// TOP_BRIDGE
module TOP_BRIDGE(
   input Hclk, Hresetn,
                     input [1:0]       Htrans,
                     input [31:0]       Haddr,
                     input [31:0]       Hwdata,
                     input [1:0]       Hburst,
                     input             Hwrite,
                     input             Hsel,
                     input             Pready,
                     input [31:0]      Prdata,
                     output Psel,
                     output [31:0] Paddr,
                     output [31:0] Pdata,
                     output [31:0] rdata_temp,
                     output Pwrite,
                     output Penable
    );
                    wire [31:0]  Haddr_temp;
                    wire [31:0]  Hwdata_temp;
                    wire         valid;
                    wire         Hwrite_temp;
                    wire [31:0]  data_temp;
                    wire [32:0]  addr_temp;
                    wire         transfer;
                    wire         full;
                    wire         Hready;
                    assign Hready = !full;
                    AHB_MASTER AS (
                      .Hclk(Hclk),
                      .Hresetn(Hresetn),
                      .Htrans(Htrans),
                      .Haddr(Haddr),
                      .Hwdata(Hwdata),
                      .Hburst(Hburst),
                      .Hwrite(Hwrite), 
                      .Hsel(Hsel), 
                      .Hready(Hready),
                      .Haddr_temp(Haddr_temp),
                      .Hwdata_temp(Hwdata_temp),
                      .valid(valid),
                      .Hwrite_temp(Hwrite_temp)
                    );  
                    FIFO_CONTROL FC (
                      .Hclk(Hclk), 
                      .Hresetn(Hresetn),
                      .Haddr_temp(Haddr_temp),
                      .Hwdata_temp(Hwdata_temp),
                      .valid(valid),
                      .Hwrite_temp(Hwrite_temp),
  ...
Settings: LEC_CHECK=0, CAP_MARGIN=35, CORE_MARGIN=2, CORE_UTILIZATION=72, CTS_CLUSTER_SIZE=39, HOLD_SLACK_MARGIN=0.24, SETUP_SLACK_MARGIN=-0.29, SLEW_MARGIN=20; clock period 2.9 ns.
run.sh (not shown) runs the stock make flow with config.mk's settings and CLKGATE_MAP_FILE=.
The baseline produced a layout that fails on setup timing.
Rerun with:
Settings changed: CAP_MARGIN 35 to 20, HOLD_SLACK_MARGIN 0.24 to 0.25, PLACE_DENSITY set to 0.35.
The changed run completed, yet does not pass: setup timing.
Via count barely changes.
Synthesized area is unchanged.
Sequential share of layout area is about the same.
Final cell count barely changes.
Combinational power stays flat.
Rerun with:
Settings changed: CORE_UTILIZATION 72 to 70, CTS_CLUSTER_SIZE 39 to unset, HOLD_SLACK_MARGIN 0.25 to unset, PLACE_DENSITY 0.35 to 0.6, SETUP_SLACK_MARGIN -0.29 to 0.37, TNS_END_PERCENT set to 5.
Clock period 2.9 ns to 2.57 ns, I/O delays scaled along.
The changed run finished but fails on setup timing.
Count of clock-buffer cells in the layout rises by 24.
Clock skew came out lower by 0.0083 ns.
Global-route usage fell by 2.5 points.
Rerun with:
Settings changed: CORE_UTILIZATION 70 to 52, SETUP_SLACK_MARGIN 0.37 to unset, TNS_END_PERCENT 5 to unset.
Clock period 2.57 ns to 4.61 ns, I/O delays scaled along.
Result: Now the flow completed without violations; final area goes down by about 4.4%; core utilization goes down by 25 points; die size goes up by 34%; global-route usage goes down by 14 points; worst hold slack gains 0.24 ns; final cell count goes up by 4.2%.
Rerun with:
Settings changed: ABC_AREA set to 0, CORE_UTILIZATION 52 to 70, CTS_CLUSTER_DIAMETER set to 370, CTS_CLUSTER_SIZE set to 20, GPL_TIMING_DRIVEN set to 1, PLACE_DENSITY 0.6 to unset.
Clock period 4.61 ns to 2.85 ns, I/O delays scaled along.
What happened: The changed run completed and failed the layout checks on setup timing. Final area shrinks slightly. Count of clock-buffer cells in the layout shrinks by 60. Final cell count shrinks by a little under a tenth. Setup slack gets worse by 0.93 ns. Clock skew shrinks by 0.0077 ns. Combinational power grows by well over a third. Global-route usage grows by 9.4 points. Routed wire length grows slightly. Total power grows by well over a third. Synthesized area stays the same.
Rerun with:
Settings changed: ABC_AREA 0 to 1, CORE_UTILIZATION 70 to 72, CTS_CLUSTER_DIAMETER 370 to 400, CTS_CLUSTER_SIZE 20 to unset, GPL_TIMING_DRIVEN 1 to unset, PLACE_DENSITY set to 0.6.
The new run finished but failed the layout checks on setup timing. Critical path depth rose by 8. Total power rose by 20%. Clock skew rose by 0.013 ns. Cell area rose by 6.1%. Synthesized area rose by 2.5%. Synthesized cell count rose by 55%. Non-clock buffer count rose by 78. Setup slack gets better by 0.52 ns. Global-route usage rose by 4.9 points.


Starting RTL as in the previous note.
make LEC_CHECK=0 ABC_AREA=1 CAP_MARGIN=25 CORE_MARGIN=10 CORE_UTILIZATION=38 CTS_CLUSTER_DIAMETER=155 GPL_ROUTABILITY_DRIVEN=0 GPL_TIMING_DRIVEN=0 MAX_ROUTING_LAYER=met4 PLACE_DENSITY_LB_ADDON=0.06 SLEW_MARGIN=20 finish   # period 7.85 ns
Rerun with:
==> flow/config.mk (replaced) <==
export PLATFORM = sky130hd
export DESIGN_NAME = TOP_BRIDGE
export DESIGN_NICKNAME = TOP_BRIDGE
export VERILOG_FILES = /design/flow/design.v
export SDC_FILE = /design/flow/constraint.sdc
export NUM_CORES = 4
export LEC_CHECK = 0
export CAP_MARGIN = 20
export CORE_MARGIN = 2
export CORE_UTILIZATION = 40
export PLACE_DENSITY = 0.6
export SETUP_SLACK_MARGIN = 1.07
export SLEW_MARGIN = 20
==> flow/constraint.sdc (replaced) <==
create_clock -name core_clock -period 4.61 [get_ports {Hclk}]
set_input_delay 0.9220 -clock core_clock [delete_from_list [all_inputs] [get_ports {Hclk}]]
set_output_delay 0.9220 -clock core_clock [all_outputs]
set_load 0.01 [all_outputs]
The new run produced a clean layout. Setup slack got worse by 1.3 ns. Non-clock buffer count came out lower by 204. Clock-buffer cell count went down by 20. Via count fell by a quarter to a third.
Rerun with:
--- a/flow/config.mk
+++ b/flow/config.mk
@@ -7,7 +7,9 @@
 export LEC_CHECK = 0
+export ABC_AREA = 0
 export CAP_MARGIN = 20
 export CORE_MARGIN = 2
-export CORE_UTILIZATION = 40
-export PLACE_DENSITY = 0.6
-export SETUP_SLACK_MARGIN = 1.07
+export CORE_UTILIZATION = 70
+export CTS_CLUSTER_DIAMETER = 363
+export GPL_TIMING_DRIVEN = 1
+export PLACE_DENSITY_LB_ADDON = 0.06
 export SLEW_MARGIN = 20
==> flow/constraint.sdc (replaced) <==
create_clock -name core_clock -period 2.88 [get_ports {Hclk}]
set_input_delay 0.5760 -clock core_clock [delete_from_list [all_inputs] [get_ports {Hclk}]]
set_output_delay 0.5760 -clock core_clock [all_outputs]
set_load 0.01 [all_outputs]
With this change the flow reached the layout checks and failed them: negative setup slack.
Via count climbs by 11%.
Clock power climbs by 65%.
Power climbs by 62%.
Utilization climbs by 37 points.
Critical path depth climbs by 1.
Worst hold slack gets worse by 0.24 ns.
Wire length climbs by 12%.
Combinational power climbs by 81%.
Sequential cell count does not change.
Rerun with:
==> flow/config.mk (replaced) <==
export PLATFORM = sky130hd
export DESIGN_NAME = TOP_BRIDGE
export DESIGN_NICKNAME = TOP_BRIDGE
export VERILOG_FILES = /design/flow/design.v
export SDC_FILE = /design/flow/constraint.sdc
export NUM_CORES = 4
export LEC_CHECK = 0
export ABC_AREA = 1
export CAP_MARGIN = 20
export CORE_MARGIN = 2
export CORE_UTILIZATION = 72
export CTS_CLUSTER_SIZE = 26
export PLACE_DENSITY_LB_ADDON = 0.2
export SLEW_MARGIN = 20
==> flow/constraint.sdc (replaced) <==
create_clock -name core_clock -period 4.05 [get_ports {Hclk}]
set_input_delay 0.8100 -clock core_clock [delete_from_list [all_inputs] [get_ports {Hclk}]]
set_output_delay 0.8100 -clock core_clock [all_outputs]
set_load 0.01 [all_outputs]
What happened: The changed run finished clean. Worst hold slack improves by 0.25 ns. Design area went down by 0.99%. Die area went down by 0.35%. Flip-flop count stays the same. Global-route usage went up by 0.32 points.
Rerun with:
--- a/flow/config.mk
+++ b/flow/config.mk
@@ -7,8 +7,7 @@
 export LEC_CHECK = 0
-export ABC_AREA = 1
 export CAP_MARGIN = 20
 export CORE_MARGIN = 2
-export CORE_UTILIZATION = 72
-export CTS_CLUSTER_SIZE = 26
-export PLACE_DENSITY_LB_ADDON = 0.2
+export CORE_UTILIZATION = 61
+export PLACE_DENSITY = 0.6
+export SETUP_SLACK_MARGIN = 0.74
 export SLEW_MARGIN = 20
==> flow/constraint.sdc (replaced) <==
create_clock -name core_clock -period 2.96 [get_ports {Hclk}]
set_input_delay 0.5920 -clock core_clock [delete_from_list [all_inputs] [get_ports {Hclk}]]
set_output_delay 0.5920 -clock core_clock [all_outputs]
set_load 0.01 [all_outputs]
With this change the flow reached the layout checks and failed them: negative setup slack.
Die size rose by 15%.
Final area rose by 2.1%.
Combinational power came out lower by 15%.
Clock skew is higher by 0.0069 ns.
Register-to-register slack got worse by 1.0 ns.
Count of clock-buffer cells in the layout goes up by 13.
Routed wire length shrinks by 12%.
Worst setup slack degrades by 0.77 ns.
Cell count goes down by 23%.
Flip-flop count is unchanged.
Critical path depth is lower by 7.
Rerun with:
--- a/flow/config.mk
+++ b/flow/config.mk
@@ -9,5 +9,5 @@
 export CORE_MARGIN = 2
-export CORE_UTILIZATION = 61
-export PLACE_DENSITY = 0.6
-export SETUP_SLACK_MARGIN = 0.74
+export CORE_UTILIZATION = 72
+export CTS_CLUSTER_SIZE = 39
+export SETUP_SLACK_MARGIN = -0.29
 export SLEW_MARGIN = 20
==> flow/constraint.sdc (replaced) <==
create_clock -name core_clock -period 2.9 [get_ports {Hclk}]
set_input_delay 0.5800 -clock core_clock [delete_from_list [all_inputs] [get_ports {Hclk}]]
set_output_delay 0.5800 -clock core_clock [all_outputs]
set_load 0.01 [all_outputs]
Effect: The new run finished but failed the layout checks on negative setup slack; utilization goes up by 12 points; final area goes down by 1.5%; wire length goes up by 15%; cell count goes down by 4.5%; worst setup slack gets worse by 0.051 ns; synthesized area is unchanged; die area goes down by 15%; total power goes up by 3.5%; sequential cell count stays the same; via count goes up by 9.4%; global-route usage goes up by 12 points.
Power is estimated from default activity; no workload was simulated.
